[flow/run.sh]
#!/bin/bash
# the make line also repeats each setting of config.mk as NAME=value (left out here)
make -C /OpenROAD-flow-scripts/flow DESIGN_CONFIG=/design/flow/config.mk WORK_HOME=/design/flow/orfs CLKGATE_MAP_FILE= finish
[flow/config.mk]
export PLATFORM = sky130hd
export DESIGN_NAME = alu_top
export DESIGN_NICKNAME = alu_top
export VERILOG_FILES = /design/flow/design.v
export SDC_FILE = /design/flow/constraint.sdc
export NUM_CORES = 4
export LEC_CHECK = 0
export ABC_AREA = 1
export CAP_MARGIN = 20
export CORE_MARGIN = 2
export CORE_UTILIZATION = 62
export CTS_CLUSTER_DIAMETER = 237
export CTS_CLUSTER_SIZE = 99
export PLACE_DENSITY = 0.38
export SETUP_SLACK_MARGIN = 4.21
export SLEW_MARGIN = 20
[flow/constraint.sdc]
create_clock -name core_clock -period 17.5 [get_ports {clk}]
set_input_delay 3.5000 -clock core_clock [delete_from_list [all_inputs] [get_ports {clk}]]
set_output_delay 3.5000 -clock core_clock [all_outputs]
set_load 0.01 [all_outputs]
[flow/design.v]
module alu_top (
    input             clk,
    input      [7:0]  a,
    input      [7:0]  b,
    input      [3:0]  sel,
    output reg [15:0] out
);
    reg  [7:0]  a_q, b_q;
    reg  [3:0]  sel_q;
    wire [15:0] alu_out;
    always @(posedge clk) begin
        a_q   <= a;
        b_q   <= b;
        sel_q <= sel;
        out   <= alu_out;
    end
    alu u_alu (.a(a_q), .b(b_q), .sel(sel_q), .out(alu_out));
endmodule

`timescale 1ns / 1ps
module alu(
    input [7:0] a,b,
    input [3:0] sel,
    output reg [15:0] out
    );
    always@(*)
        begin
            case(sel)
                4'b0000 : out=a+b;
                4'b0001 : out=a+1;
                4'b0010 : out=a-b;
                4'b0011 : out=a*b;
                4'b0100 : out=(b==0) ? 16'd0 : a/b;
                4'b0101 : out=(b==0) ? 16'd0 : a%b;
                4'b0110 : out=a&b;
                4'b0111 : out=a|b;
                4'b1000 : out=~(a&b);
                4'b1001 : out=~(a|b);
                4'b1010 : out=a^b;
                default: out=0;
            endcase        
        end    
endmodule
==> GITHUB_STEP_SUMMARY, run 1 <==
## Implementation flow summary

| Metric | Value |
|---|---|
| Run status | aborted with a tool error |
| Last stage reached | global routing |
| Error Message | [ERROR GRT-0232] Routing congestion too high. Check the congestion heatmap in the GUI. |
| H-tree depth | 2 |
| Adder Share, Synth | 0.277 |
| Hpwl dp | around 28000 um |
| Aoi share | 0.150 |
| Placed cell area | about 14000 um2 |
| Seq/Total Area, Yosys | 0.0686 |
| Top non-seq family | simple AND/OR/NAND/NOR gates |
| GPL Wtd Cong | about 1.0 |
| Dominant cell area share | 0.202 |
| Total global routing overflow | between 800 and 900 |
| Library cells used by synthesis | between 60 and 70 |
| Multiplexer share | 0 |
| Root Driver | clkbuf_16 |
| Starting Density | 0.634 |
| CTS buffer count | 5 |
| I/O Buffers | 36 |
| Most used flip-flop cell | dfxtp_1 |
| Total global routing track utilization | 0.902 |
| Count leader, synth | nand2_1 |
| Synth warn | 2 |
| Flops out of synthesis | 36 |
| Cell total in the yosys stat output | between 1500 and 2000 |
| Die ar. | about 18000 um2 |
| Simple share | 0.324 |
| FP Rows | 47 |
| Clock Sinks | 36 |
| Die Y | between 100 and 150 um |
| Chip Width | approximately 130 um |
| Synth top area cells | ha_1 (20%), nand2_1 (13%), inv_1 (10%), fa_1 (7.4%), dfxtp_1 (6.9%) |
| # IOs | 37 |
| Yosys synthesis chip area | roughly 11000 um2 |
| Post-Syn Instances | about 1600 |
| Clk buf depth | 2 |
| Core footprint | about 17000 um2 |
| Synth Area in XOR/XNOR | 0.0550 |
| Yosys top cell by area | ha_1 |
| EDFF count, synth | 0 |
| Async set or reset register ratio after synthesis | 0 |
| Post-synthesis average cell area | 6.54 um2 |
| Mapped Area | 10500 um2 |
| Top cells by count | nand2_1 (354), inv_1 (279), ha_1 (170), nor2_1 (136), nand3_1 (92) |
[timing repair]
item / CTS
gates resized: 45
setup buffers: 33
hold buffers: 0
setup endpoints to repair: 16
pin swaps: 54
cloned: 2
[layer usage]
| layer | GRT usage | GRT overflow |
|---|---|---|
| met2 | 1.16 | 631 |
| met5 | 0.186 | 0 |
| met3 | 0.676 | 8 |
| met1 | 0.828 | 11 |
| met4 | 1.06 | 214 |
[through the flow]
step           setup WS (ns)  hold WS (ns)  instances
4_1_cts                -4.84         0.709       2267
3_5_place_dp           -5.39         0.710       2224
3_3_place_gp           -4.26         0.694       2224
2_1_floorplan          -5.54         0.633       1614
==> inputs of run 2 (changes only) <==
ABC_AREA = not set   (was 1)
CAP_MARGIN = 15   (was 20)
CELL_PAD_IN_SITES_GLOBAL_PLACEMENT = 0   (was not set)
CORE_ASPECT_RATIO = 0.79   (was not set)
CORE_UTILIZATION = 65   (was 62)
CTS_CLUSTER_DIAMETER = 26   (was 237)
CTS_CLUSTER_SIZE = not set   (was 99)
PLACE_DENSITY = not set   (was 0.38)
SETUP_SLACK_MARGIN = not set   (was 4.21)
SLEW_MARGIN = 40   (was 20)
TNS_END_PERCENT = 60   (was not set)
clock period = 11.3 ns   (was 17.5 ns; I/O delays follow)
==> GITHUB_STEP_SUMMARY, run 2 <==
## Implementation flow summary

| Metric | Value |
|---|---|
| Run status | aborted with a tool error |
| Last stage reached | clock tree synthesis |
| Error Message | [ERROR DPL-0033] detailed placement checks failed during check placement. |
| Mapped Area | about 11000 um2 |
| EDFF count, synth | 0 |
| Starting Density | 0.662 |
| Synth warn | 2 |
| Count leader, synth | ha_1 |
| Most used flip-flop cell | dfxtp_1 |
| Post-Syn Instances | about 1400 |
| Post-synthesis average cell area | around 7.6 um2 |
| GPL Wtd Cong | approximately 1 |
| Aoi share | 0.269 |
| Top cells by count | ha_1 (170), nor2_1 (156), nand2_1 (108), inv_1 (97), a21oi_1 (74) |
| Die ar. | roughly 17000 um2 |
| FP Rows | about 41 |
| Seq/Total Area, Yosys | 0.0684 |
| Die Y | roughly 120 um |
| Yosys synthesis chip area | ~11000 um2 |
| Yosys top cell by area | ha_1 |
| Library cells used by synthesis | around 100 |
| DP Worst Slack | -16.17 ns |
| Async set or reset register ratio after synthesis | 0 |
| Top non-seq family | adder cells |
| Simple share | 0.232 |
| Flops out of synthesis | 36 |
| Chip Width | 147 um |
| Adder Share, Synth | 0.276 |
| Synth Area in XOR/XNOR | 0.0557 |
| Core footprint | 15900 um2 |
| Hpwl dp | roughly 36000 um |
| Multiplexer share | 0.0453 |
| # IOs | 37 |
| Cell total in the yosys stat output | about 1400 |
| I/O Buffers | 36 |
| Synth top area cells | ha_1 (20%), fa_1 (7.4%), dfxtp_1 (6.8%), nor2_1 (5.6%), xnor2_1 (4.2%) |
| Dominant cell area share | 0.202 |
## run 2: stage by stage
step	cell area [um2]	std cells
2_1_floorplan	11000	1391
3_3_place_gp	14700	2038
3_5_place_dp	14700	2038
==> inputs of run 3 (changes only) <==
CAP_MARGIN = 20   (was 15)
CELL_PAD_IN_SITES_GLOBAL_PLACEMENT = not set   (was 0)
CORE_ASPECT_RATIO = 0.93   (was 0.79)
CORE_UTILIZATION = 58   (was 65)
CTS_CLUSTER_DIAMETER = 34   (was 26)
SETUP_SLACK_MARGIN = 4.76   (was not set)
SLEW_MARGIN = 20   (was 40)
TNS_END_PERCENT = 5   (was 60)
clock period = 17.5 ns   (was 11.3 ns; I/O delays follow)
==> GITHUB_STEP_SUMMARY, run 3 <==
## Implementation flow summary

| Metric | Value |
|---|---|
| Crit-path slowest cell | or4_1 |
| Root Driver | clkbuf_16 |
| Synth Area in XOR/XNOR | 0.0557 |
| Post-CTS Hold Buffers | 0 |
| Post-Syn Instances | 1384 |
| Clock Sinks | 36 |
| Vias in the first global route | around 13000 |
| Worst-Margin Slew | around 1 ns |
| Fin area | approximately 16000 um2 |
| Nets@finish | ~2100 |
| EDFF count, synth | 0 |
| Final hold vios | 0 |
| Iteration-0 DRC count of the detailed router | about 1700 |
| FP Rows | approximately 47 |
| Die Y | 134 um |
| RSZ-0062 raised after global routing | yes |
| OpenROAD warning count | ~50 |
| Reg2reg start | b_q[0] |
| CTS buffer count | 5 |
| Hold Startpoint | sel_q[0] |
| Largest net degree at the start of global routing | 29 |
| Run status | finished with violations |
| Crit path time final | about 28 ns |
| Routed Antenna Nets | 0 |
| Vias per inst | between 6 and 7 |
| DRT Pass-1 Iters | 13 |
| Dominant cell area share | 0.202 |
| Top non-seq family | adder cells |
| Simple share | 0.232 |
| Clock insertion delay at the later pin of the skew report | about 0.30 ns |
| GPL Wtd Cong | roughly 0.94 |
| CP max stage delay | 0.48 ns |
| # IOs | 37 |
| Total global routing track utilization | 0.412 |
| Yosys top cell by area | ha_1 |
| Flops out of synthesis | 36 |
| Chip Width | 144 um |
| Count leader, synth | ha_1 |
| Drt wl/cell | roughly 22 um |
| Drt total wl | about 47000 um |
| Synth warn | 2 |
| Post-synthesis average cell area | 7.61 um2 |
| Initial antenna violation count | 1 |
| Min-Delay Path Class | reg2reg |
| Crit path required time | 17.64 ns |
| Cycle use final | 1.58 |
| CP dominant cell by count | o21a_1 |
| Library cells used by synthesis | ~100 |
| DP Worst Slack | -9.06 ns |
| Number of cells on the critical path | 144 |
| Synth top area cells | ha_1 (20%), fa_1 (7.4%), dfxtp_1 (6.8%), nor2_1 (5.6%), xnor2_1 (4.2%) |
| Slew HR | 0.325 |
| DR vias | 14000 |
| Async set or reset register ratio after synthesis | 0 |
| CTS tree | yes |
| Number of remaining DRC errors | 0 |
| Adder Share, Synth | 0.276 |
| Starting Density | 0.591 |
| Setup Viol. Count Final | 16 |
| H-tree depth | 2 |
| Setup crit end | out[6] |
| Top cells by count | ha_1 (170), nor2_1 (156), nand2_1 (108), inv_1 (97), a21oi_1 (74) |
| Cell total in the yosys stat output | ~1400 |
| Placed cell area | between 10000 and 15000 um2 |
| Top delay family on crit path | AND-OR/OR-AND gates |
| Hpwl dp | ~30000 um |
| Crit path max fanout | 6 |
| Final WS setup | -10.12 ns |
| First-pass GRT wire length | 63600 um |
| Die ar. | 19300 um2 |
| Crit path arrival time | roughly 28 ns |
| Cell count of the worst hold path | 3 |
| I/O Buffers | 36 |
| Core footprint | 17800 um2 |
| Reg2Reg Depth | approximately 140 |
| Critical path class | reg2reg |
| Max Fclk | around 0.036 GHz |
| Worst setup SP type | register |
| Area Growth Syn to Fin | 52.2% |
| ANT cells | 0 |
| Worst setup EP type | register |
| RR Endpoint | out[6] |
| Max-slew violations | 0 |
| Hold Path End | out[0] |
| WP buf/inv | 8 |
| Total global routing overflow | 0 |
| Max-Cap Viols | 0 |
| Yosys synthesis chip area | roughly 11000 um2 |
| Layout Skew | 0.0115 ns |
| Clk buf depth | 2 |
| Multiplexer share | 0.0453 |
| Mapped Area | between 10000 and 15000 um2 |
| R2R setup slack | -10.12 ns |
| Aoi share | 0.269 |
| CTS clk-pin slew, worst paths | ~0.07 ns |
| Most used flip-flop cell | dfxtp_1 |
| Beginning of the critical path | b_q[0] |
| Violated checks | negative setup slack |
| Seq/Total Area, Yosys | 0.0684 |
## run 3: routing by layer
| layer | vias up | global-route usage | wire [um] |
|---|---|---|---|
| li1 | 6119 | - | - |
| met1 | 6587 | 0.539 | 17800 |
| met2 | 989 | 0.672 | 21000 |
| met3 | 328 | 0.0764 | 5190 |
| met4 | 2 | 0.161 | 3190 |
| met5 | - | 0 | 16 |
## run 3: through the flow
stage | setup TNS (ns) | hold slack (ns) | instances | util
final | -160.83 | 0.799 | 2137 | 0.899
after global routing | -176.73 | 0.812 | 2137 | 0.899
after global placement | -128.22 | 0.721 | 2047 | 0.813
after floorplan | -145.80 | 0.555 | 1391 | -
after CTS | -134.05 | 0.763 | 2107 | 0.856
after detailed placement | -142.25 | 0.750 | 2047 | 0.813
## run 3: final cells by class
class,count,area [um2]
clock inverters,2,13.8
inverters,98,377
well taps,245,307
fillers,875,1790
flip-flops and latches,36,726
repair buffers,533,4160
multi-input cells,1217,10300
clock buffers,6,139
## run 3: timing repair
| action | CTS | global route |
|---|---|---|
| hold endpoints to repair | 0 | 0 |
| pin swaps | 60 | 101 |
| cloned | 1 | 0 |
| gates resized | 47 | 93 |
| setup buffers | 51 | 30 |
| setup endpoints to repair | 16 | 16 |
==> inputs of run 4 (changes only) <==
CORE_ASPECT_RATIO = not set   (was 0.93)
CORE_UTILIZATION = 40   (was 58)
CTS_CLUSTER_DIAMETER = not set   (was 34)
SETUP_SLACK_MARGIN = not set   (was 4.76)
TNS_END_PERCENT = not set   (was 5)
clock period = 19.5 ns   (was 17.5 ns; I/O delays follow)
==> GITHUB_STEP_SUMMARY, run 4 <==
## Implementation flow summary

| Metric | Value |
|---|---|
| Cell count of the worst hold path | 3 |
| Adder Share, Synth | 0.276 |
| RR Endpoint | out[15] |
| Routed Antenna Nets | 0 |
| # IOs | 37 |
| Max-Cap Viols | 0 |
| Worst setup SP type | register |
| Synth Area in XOR/XNOR | 0.0557 |
| Crit path time final | ~26 ns |
| Nets@finish | approximately 2200 |
| Vias per inst | 5.59 |
| Total global routing track utilization | 0.280 |
| Crit path arrival time | roughly 26 ns |
| R2R setup slack | -6.52 ns |
| Filler Cell Count | 2192 |
| Largest net degree at the start of global routing | 29 |
| DR vias | 12700 |
| Wl on met1 | approximately 18000 um |
| Max-slew violations | 0 |
| Hpwl dp | around 30000 um |
| Die ar. | about 28000 um2 |
| DP Worst Slack | -7.10 ns |
| Hold Startpoint | sel_q[0] |
| DRT Pass-1 Iters | 7 |
| Seq/Total Area, Yosys | 0.0684 |
| Reg2Reg Depth | about 130 |
| Post-CTS Hold Buffers | 0 |
| Drt total wl | 40700 um |
| OpenROAD warning count | around 48 |
| Multiplexer share | 0.0453 |
| Post-Syn Instances | 1384 |
| Die Y | 166 um |
| Cycle use final | 1.33 |
| Crit path required time | about 20 ns |
| Yosys synthesis chip area | 10500 um2 |
| Hold Path End | out[0] |
| Flops out of synthesis | 36 |
| Count leader, synth | ha_1 |
| Post-synthesis average cell area | roughly 7.6 um2 |
| Dominant cell area share | 0.202 |
| Layout Cells excl Fill | between 2000 and 2500 |
| Cell total in the yosys stat output | around 1400 |
| Vias in the first global route | about 13000 |
| Area Growth Syn to Fin | 57.2% |
| WP buf/inv | 3 |
| Yosys top cell by area | ha_1 |
| Metal3 WL | 2180 um |
| H-tree depth | 2 |
| First-pass GRT wire length | 63600 um |
| Most used flip-flop cell | dfxtp_1 |
| CTS buffer count | 5 |
| Clock Sinks | 36 |
| Uppermost layer routed | met4 |
| Slew HR | 0.266 |
| FP Rows | 59 |
| Library cells used by synthesis | ~100 |
| Dpl cells | around 2100 |
| Layout Skew | approximately 0.0054 ns |
| Core footprint | about 26000 um2 |
| Clock insertion delay at the later pin of the skew report | about 0.3 ns |
| Min Hold Slack | around 0.76 ns |
| Chip Width | roughly 170 um |
| Synth top area cells | ha_1 (20%), fa_1 (7.4%), dfxtp_1 (6.8%), nor2_1 (5.6%), xnor2_1 (4.2%) |
| EDFF count, synth | 0 |
| Total global routing overflow | 0 |
| CP dominant cell by count | o21a_1 |
| Initial antenna violation count | 0 |
| Async set or reset register ratio after synthesis | 0 |
| Synth warn | 2 |
| Root Driver | clkbuf_16 |
| Reg2reg start | b_q[6] |
| Drt wl/cell | ~18 um |
| Run status | finished with violations |
| Crit-path slowest cell | or4_4 |
| Number of remaining DRC errors | 0 |
| Simple share | 0.232 |
| I/O Buffers | 36 |
| Worst-Margin Slew | between 1 and 1.5 ns |
| Setup crit end | out[15] |
| RSZ-0062 raised after global routing | yes |
| Aoi share | 0.269 |
| CTS clk-pin slew, worst paths | approximately 0.06 ns |
| Top delay family on crit path | AND-OR/OR-AND gates |
| Iteration-0 DRC count of the detailed router | between 800 and 900 |
| Beginning of the critical path | b_q[6] |
| Violated checks | negative setup slack |
| Min-Delay Path Class | reg2reg |
| Clk buf depth | 2 |
| Number of cells on the critical path | roughly 130 |
| GPL Wtd Cong | 0.914 |
| CTS tree | yes |
| CP max stage delay | about 0.53 ns |
| Critical path class | reg2reg |
| Top cells by count | ha_1 (170), nor2_1 (156), nand2_1 (108), inv_1 (97), a21oi_1 (74) |
| Final WS setup | -6.52 ns |
| Final hold vios | 0 |
| Crit path max fanout | 8 |
| Top non-seq family | adder cells |
| Max Fclk | 0.0384 GHz |
| Starting Density | 0.405 |
| Setup Viol. Count Final | 16 |
| ANT cells | 0 |
| Worst setup EP type | register |
| Mapped Area | between 10000 and 15000 um2 |
| Met2 Wirelength | 18900 um |
[run 4: timing repair]
item,4_1_cts,5_1_grt
pin swaps,62,57
hold endpoints to repair,0,0
endpoints found under the setup margin,16,16
cloned,1,0
setup buffers,96,40
resized,65,69
[run 4: final cells by class]
cell class,count,area (um2),share of cell area
Timing Repair Buffer,583,4530,0.273
Inverter,98,379,0.0229
Clock buffer,5,125,0.00755
Clock inverter,3,41.3,0.00249
Multi-Input combinational cell,1217,10300,0.624
Sequential cell,36,727,0.0439
Tap cell,335,419,0.0253
[run 4: layer usage]
metal,track usage,up-vias
met5,0,-
li1,-,6209
met4,0.0948,0
met1,0.376,6054
met3,0.0250,79
met2,0.473,395
[run 4: per-stage QoR]
stage	area [um2]	util	setup TNS, ns
floorplan	11100	-	-110.85
global placement	14700	0.565	-97.46
detailed placement	14700	0.565	-110.66
CTS	15900	0.610	-96.12
global route	16600	0.637	-119.26
finish	16600	0.637	-102.15
==> inputs of run 5 (changes only) <==
CORE_UTILIZATION = 72   (was 40)
CTS_CLUSTER_DIAMETER = 391   (was not set)
CTS_CLUSTER_SIZE = 99   (was not set)
PLACE_DENSITY = 0.41   (was not set)
TNS_END_PERCENT = 5   (was not set)
clock period = 14.4 ns   (was 19.5 ns; I/O delays follow)
==> GITHUB_STEP_SUMMARY, run 5 <==
## Implementation flow summary

| Metric | Value |
|---|---|
| Async set or reset register ratio after synthesis | 0 |
| Adder Share, Synth | 0.276 |
| Top cells by count | ha_1 (170), nor2_1 (156), nand2_1 (108), inv_1 (97), a21oi_1 (74) |
| Aoi share | 0.269 |
| Yosys synthesis chip area | 10500 um2 |
| I/O Buffers | 36 |
| GPL Wtd Cong | approximately 1 |
| FP Rows | ~44 |
| Multiplexer share | 0.0453 |
| Post-synthesis average cell area | between 7 and 8 um2 |
| Top non-seq family | adder cells |
| Last stage reached | detailed placement |
| Chip Width | approximately 120 um |
| Dominant cell area share | 0.202 |
| Post-Syn Instances | ~1400 |
| Count leader, synth | ha_1 |
| Starting Density | 0.730 |
| Die Y | approximately 120 um |
| Synth top area cells | ha_1 (20%), fa_1 (7.4%), dfxtp_1 (6.8%), nor2_1 (5.6%), xnor2_1 (4.2%) |
| Yosys top cell by area | ha_1 |
| Most used flip-flop cell | dfxtp_1 |
| Die ar. | between 15000 and 20000 um2 |
| Seq/Total Area, Yosys | 0.0684 |
| Flops out of synthesis | 36 |
| Cell total in the yosys stat output | 1384 |
| Run status | aborted with a tool error |
| Error Message | [ERROR DPL-0033] detailed placement checks failed during check placement. |
| Library cells used by synthesis | roughly 100 |
| Mapped Area | between 10000 and 15000 um2 |
| Simple share | 0.232 |
| Synth Area in XOR/XNOR | 0.0557 |
| EDFF count, synth | 0 |
| Core footprint | 14400 um2 |
| # IOs | 37 |
| Synth warn | 2 |
## run 5: through the flow
step / hold slack [ns] / cells / setup slack [ns] / cell area, um2
3_3_place_gp: 0.691 / 1985 / -11.12 / 14400
2_1_floorplan: 0.555 / 1391 / -12.31 / 10900
==> inputs of run 6 (changes only) <==
ABC_AREA = 0   (was not set)
CORE_ASPECT_RATIO = 1.87   (was not set)
CTS_CLUSTER_DIAMETER = 373   (was 391)
CTS_CLUSTER_SIZE = 93   (was 99)
PLACE_DENSITY = 0.39   (was 0.41)
clock period = 21.9 ns   (was 14.4 ns; I/O delays follow)
==> GITHUB_STEP_SUMMARY, run 6 <==
## Implementation flow summary

| Metric | Value |
|---|---|
| Last stage reached | detailed placement |
| Post-synthesis average cell area | 7.61 um2 |
| Aoi share | 0.269 |
| EDFF count, synth | 0 |
| Top cells by count | ha_1 (170), nor2_1 (156), nand2_1 (108), inv_1 (97), a21oi_1 (74) |
| Run status | aborted with a tool error |
| I/O Buffers | 36 |
| Count leader, synth | ha_1 |
| Core footprint | roughly 14000 um2 |
| Async set or reset register ratio after synthesis | 0 |
| Adder Share, Synth | 0.276 |
| Error Message | [ERROR DPL-0033] detailed placement checks failed during check placement. |
| Yosys top cell by area | ha_1 |
| Post-Syn Instances | between 1000 and 1500 |
| Synth Area in XOR/XNOR | 0.0557 |
| Die Y | ~170 um |
| GPL Wtd Cong | just over 1 |
| Yosys synthesis chip area | ~11000 um2 |
| Flops out of synthesis | 36 |
| Seq/Total Area, Yosys | 0.0684 |
| Synth top area cells | ha_1 (20%), fa_1 (7.4%), dfxtp_1 (6.8%), nor2_1 (5.6%), xnor2_1 (4.2%) |
| Top non-seq family | adder cells |
| Chip Width | around 92 um |
| Dominant cell area share | 0.202 |
| # IOs | 37 |
| Synth warn | 2 |
| Multiplexer share | 0.0453 |
| Simple share | 0.232 |
| Die ar. | approximately 16000 um2 |
| FP Rows | roughly 60 |
| Library cells used by synthesis | ~100 |
| Most used flip-flop cell | dfxtp_1 |
| Cell total in the yosys stat output | 1384 |
| Mapped Area | approximately 11000 um2 |
| Starting Density | 0.735 |
[run 6: per-stage QoR]
stage / hold WS [ns] / cell area [um2] / TNS [ns]
2_1_floorplan: 0.555 / 10900 / -75.40
3_3_place_gp: 0.766 / 14300 / -55.87
==> inputs of run 7 (changes only) <==
ABC_AREA = 1   (was 0)
CAP_MARGIN = 15   (was 20)
CELL_PAD_IN_SITES_GLOBAL_PLACEMENT = 0   (was not set)
CORE_ASPECT_RATIO = 1.04   (was 1.87)
CORE_UTILIZATION = 67   (was 72)
CTS_CLUSTER_DIAMETER = 232   (was 373)
CTS_CLUSTER_SIZE = 89   (was 93)
HOLD_SLACK_MARGIN = 0.29   (was not set)
PLACE_DENSITY = 0.62   (was 0.39)
SLEW_MARGIN = 15   (was 20)
TNS_END_PERCENT = 60   (was 5)
==> GITHUB_STEP_SUMMARY, run 7 <==
## Implementation flow summary

| Metric | Value |
|---|---|
| GPL Wtd Cong | between 1 and 1.5 |
| Aoi share | 0.150 |
| Post-Syn Instances | approximately 1600 |
| Post-synthesis average cell area | about 6.5 um2 |
| Library cells used by synthesis | 62 |
| Hpwl dp | approximately 26000 um |
| Most used flip-flop cell | dfxtp_1 |
| Adder Share, Synth | 0.277 |
| Mapped Area | between 10000 and 15000 um2 |
| Synth top area cells | ha_1 (20%), nand2_1 (13%), inv_1 (10%), fa_1 (7.4%), dfxtp_1 (6.9%) |
| Die ar. | about 17000 um2 |
| Yosys synthesis chip area | ~11000 um2 |
| Error Message | [ERROR DPL-0033] detailed placement checks failed during check placement. |
| Top non-seq family | simple AND/OR/NAND/NOR gates |
| Core footprint | roughly 15000 um2 |
| Last stage reached | clock tree synthesis |
| Placed cell area | around 13000 um2 |
| Dominant cell area share | 0.202 |
| Cell total in the yosys stat output | 1607 |
| Die Y | 132 um |
| Dpl cells | approximately 2100 |
| Yosys top cell by area | ha_1 |
| Multiplexer share | 0 |
| FP Rows | about 46 |
| Synth warn | 2 |
| Top cells by count | nand2_1 (354), inv_1 (279), ha_1 (170), nor2_1 (136), nand3_1 (92) |
| Flops out of synthesis | 36 |
| Synth Area in XOR/XNOR | 0.0550 |
| Async set or reset register ratio after synthesis | 0 |
| EDFF count, synth | 0 |
| Seq/Total Area, Yosys | 0.0686 |
| # IOs | 37 |
| DP Worst Slack | -1.20 ns |
| Count leader, synth | nand2_1 |
| Starting Density | 0.687 |
| Chip Width | around 130 um |
| Run status | aborted with a tool error |
| Simple share | 0.324 |
| I/O Buffers | 36 |
==> inputs of run 8 (changes only) <==
ABC_AREA = not set   (was 1)
CAP_MARGIN = 20   (was 15)
CELL_PAD_IN_SITES_GLOBAL_PLACEMENT = not set   (was 0)
CORE_ASPECT_RATIO = not set   (was 1.04)
CORE_UTILIZATION = 25   (was 67)
CTS_CLUSTER_DIAMETER = not set   (was 232)
CTS_CLUSTER_SIZE = not set   (was 89)
HOLD_SLACK_MARGIN = not set   (was 0.29)
PLACE_DENSITY = not set   (was 0.62)
SLEW_MARGIN = 20   (was 15)
TNS_END_PERCENT = not set   (was 60)
clock period = 30.6 ns   (was 21.9 ns; I/O delays follow)
==> GITHUB_STEP_SUMMARY, run 8 <==
## Implementation flow summary

| Metric | Value |
|---|---|
| Chip Width | about 210 um |
| CP dominant cell by count | o21a_1 |
| Run status | no timing/DRC/antenna violations |
| Min-Delay Path Class | reg2reg |
| Fin area | between 10000 and 15000 um2 |
| Final hold vios | 0 |
| Setup crit end | out[11] |
| Library cells used by synthesis | 100 |
| FP Rows | around 75 |
| Crit path max fanout | 12 |
| GPL Wtd Cong | between 0.9 and 1 |
| WP buf/inv | 7 |
| Routed Antenna Nets | 0 |
| Dominant cell area share | 0.202 |
| Clock insertion delay at the later pin of the skew report | roughly 0.30 ns |
| Yosys synthesis chip area | 10500 um2 |
| Max-slew violations | 0 |
| Number of remaining DRC errors | 0 |
| Cell total in the yosys stat output | roughly 1400 |
| Crit path arrival time | between 20 and 30 ns |
| EDFF count, synth | 0 |
| Async set or reset register ratio after synthesis | 0 |
| CP max stage delay | 0.62 ns |
| ANT cells | 0 |
| DR vias | roughly 11000 |
| RR Endpoint | out[11] |
| Hold Startpoint | a_q[0] |
| Cycle use final | 0.948 |
| DP Worst Slack | -0.668 ns |
| Placed cell area | about 12000 um2 |
| Root Driver | clkbuf_16 |
| Mapped Area | between 10000 and 15000 um2 |
| Hpwl dp | around 28000 um |
| Nets@finish | 1686 |
| Largest net degree at the start of global routing | 29 |
| Vias per inst | about 5.4 |
| Flops out of synthesis | 36 |
| Clk buf depth | 2 |
| Slew HR | 0.375 |
| Aoi share | 0.269 |
| Synth warn | 2 |
| CTS clk-pin slew, worst paths | ~0.07 ns |
| Crit-path slowest cell | or4_4 |
| OpenROAD warning count | approximately 45 |
| Reg2Reg Depth | between 100 and 150 |
| Worst-Margin Slew | 0.937 ns |
| Beginning of the critical path | b_q[5] |
| Die Y | about 210 um |
| Simple share | 0.232 |
| Worst setup EP type | register |
| Total global routing overflow | 0 |
| Starting Density | 0.252 |
| Clock Sinks | 36 |
| Multiplexer share | 0.0453 |
| Most used flip-flop cell | dfxtp_1 |
| Top cells by count | ha_1 (170), nor2_1 (156), nand2_1 (108), inv_1 (97), a21oi_1 (74) |
| Seq/Total Area, Yosys | 0.0684 |
| I/O Buffers | 36 |
| H-tree depth | 2 |
| Core footprint | approximately 42000 um2 |
| Hold Path End | out[0] |
| Adder Share, Synth | 0.276 |
| Total global routing track utilization | 0.158 |
| Die ar. | about 44000 um2 |
| Drt total wl | ~36000 um |
| DRT Pass-1 Iters | 6 |
| Worst setup SP type | register |
| Layout Skew | between 0.01 and 0.015 ns |
| Post-synthesis average cell area | roughly 7.6 um2 |
| # IOs | 37 |
| Cell count of the worst hold path | 2 |
| First-pass GRT wire length | between 50000 and 60000 um |
| CTS tree | yes |
| Util after Layout | 0.296 |
| Area Growth Syn to Fin | 17.2% |
| Max-Cap Viols | 0 |
| Synth top area cells | ha_1 (20%), fa_1 (7.4%), dfxtp_1 (6.8%), nor2_1 (5.6%), xnor2_1 (4.2%) |
| Post-Syn Instances | ~1400 |
| Reg2reg start | b_q[5] |
| Post-CTS Hold Buffers | 0 |
| Iteration-0 DRC count of the detailed router | 802 |
| Vias in the first global route | slightly above 10000 |
| CTS buffer count | 5 |
| Synth Area in XOR/XNOR | 0.0557 |
| Drt wl/cell | approximately 18 um |
| Number of cells on the critical path | 141 |
| Max Fclk | around 0.034 GHz |
| Initial antenna violation count | 0 |
| R2R setup slack | approximately 1.6 ns |
| Setup Viol. Count Final | 0 |
| Top delay family on crit path | AND-OR/OR-AND gates |
| Yosys top cell by area | ha_1 |
| Crit path required time | 30.77 ns |
| Final WS setup | 1.60 ns |
| Critical path class | reg2reg |
| Count leader, synth | ha_1 |
| Crit path time final | about 29 ns |
| Top non-seq family | adder cells |
[run 8: cell type report]
type	instances	area, um2
well taps	539	674
flip-flops and latches	36	721
fillers	4504	29400
repair buffers	97	830
clock inverters	3	46.3
clock buffers	5	125
multi-input cells	1218	9580
inverters	98	368
[run 8: stage by stage]
stage | hold WS (ns) | instances | TNS [ns]
final | 0.786 | 1996 | 0
after global routing | 0.829 | 1996 | -0.876
after CTS | 0.808 | 1982 | 0
after detailed placement | 0.800 | 1972 | -5.42
after global placement | 0.769 | 1972 | -0.127
after floorplan | 0.555 | 1391 | 0
[run 8: repair_timing]
action | CTS | global route
cloned | 0 | 1
endpoints found under the setup margin | 15 | 16
pin swaps | 1 | 18
gates resized | 6 | 66
setup buffers | 2 | 13
[run 8: layer usage]
| layer | up-vias | share of wire | GRT usage |
|---|---|---|---|
| met5 | - | 0 | 0 |
| met4 | 0 | 0.030 | 0.0473 |
| met3 | 62 | 0.048 | 0.0115 |
| met2 | 320 | 0.46 | 0.264 |
| met1 | 5230 | 0.46 | 0.217 |
| li1 | 5256 | - | - |
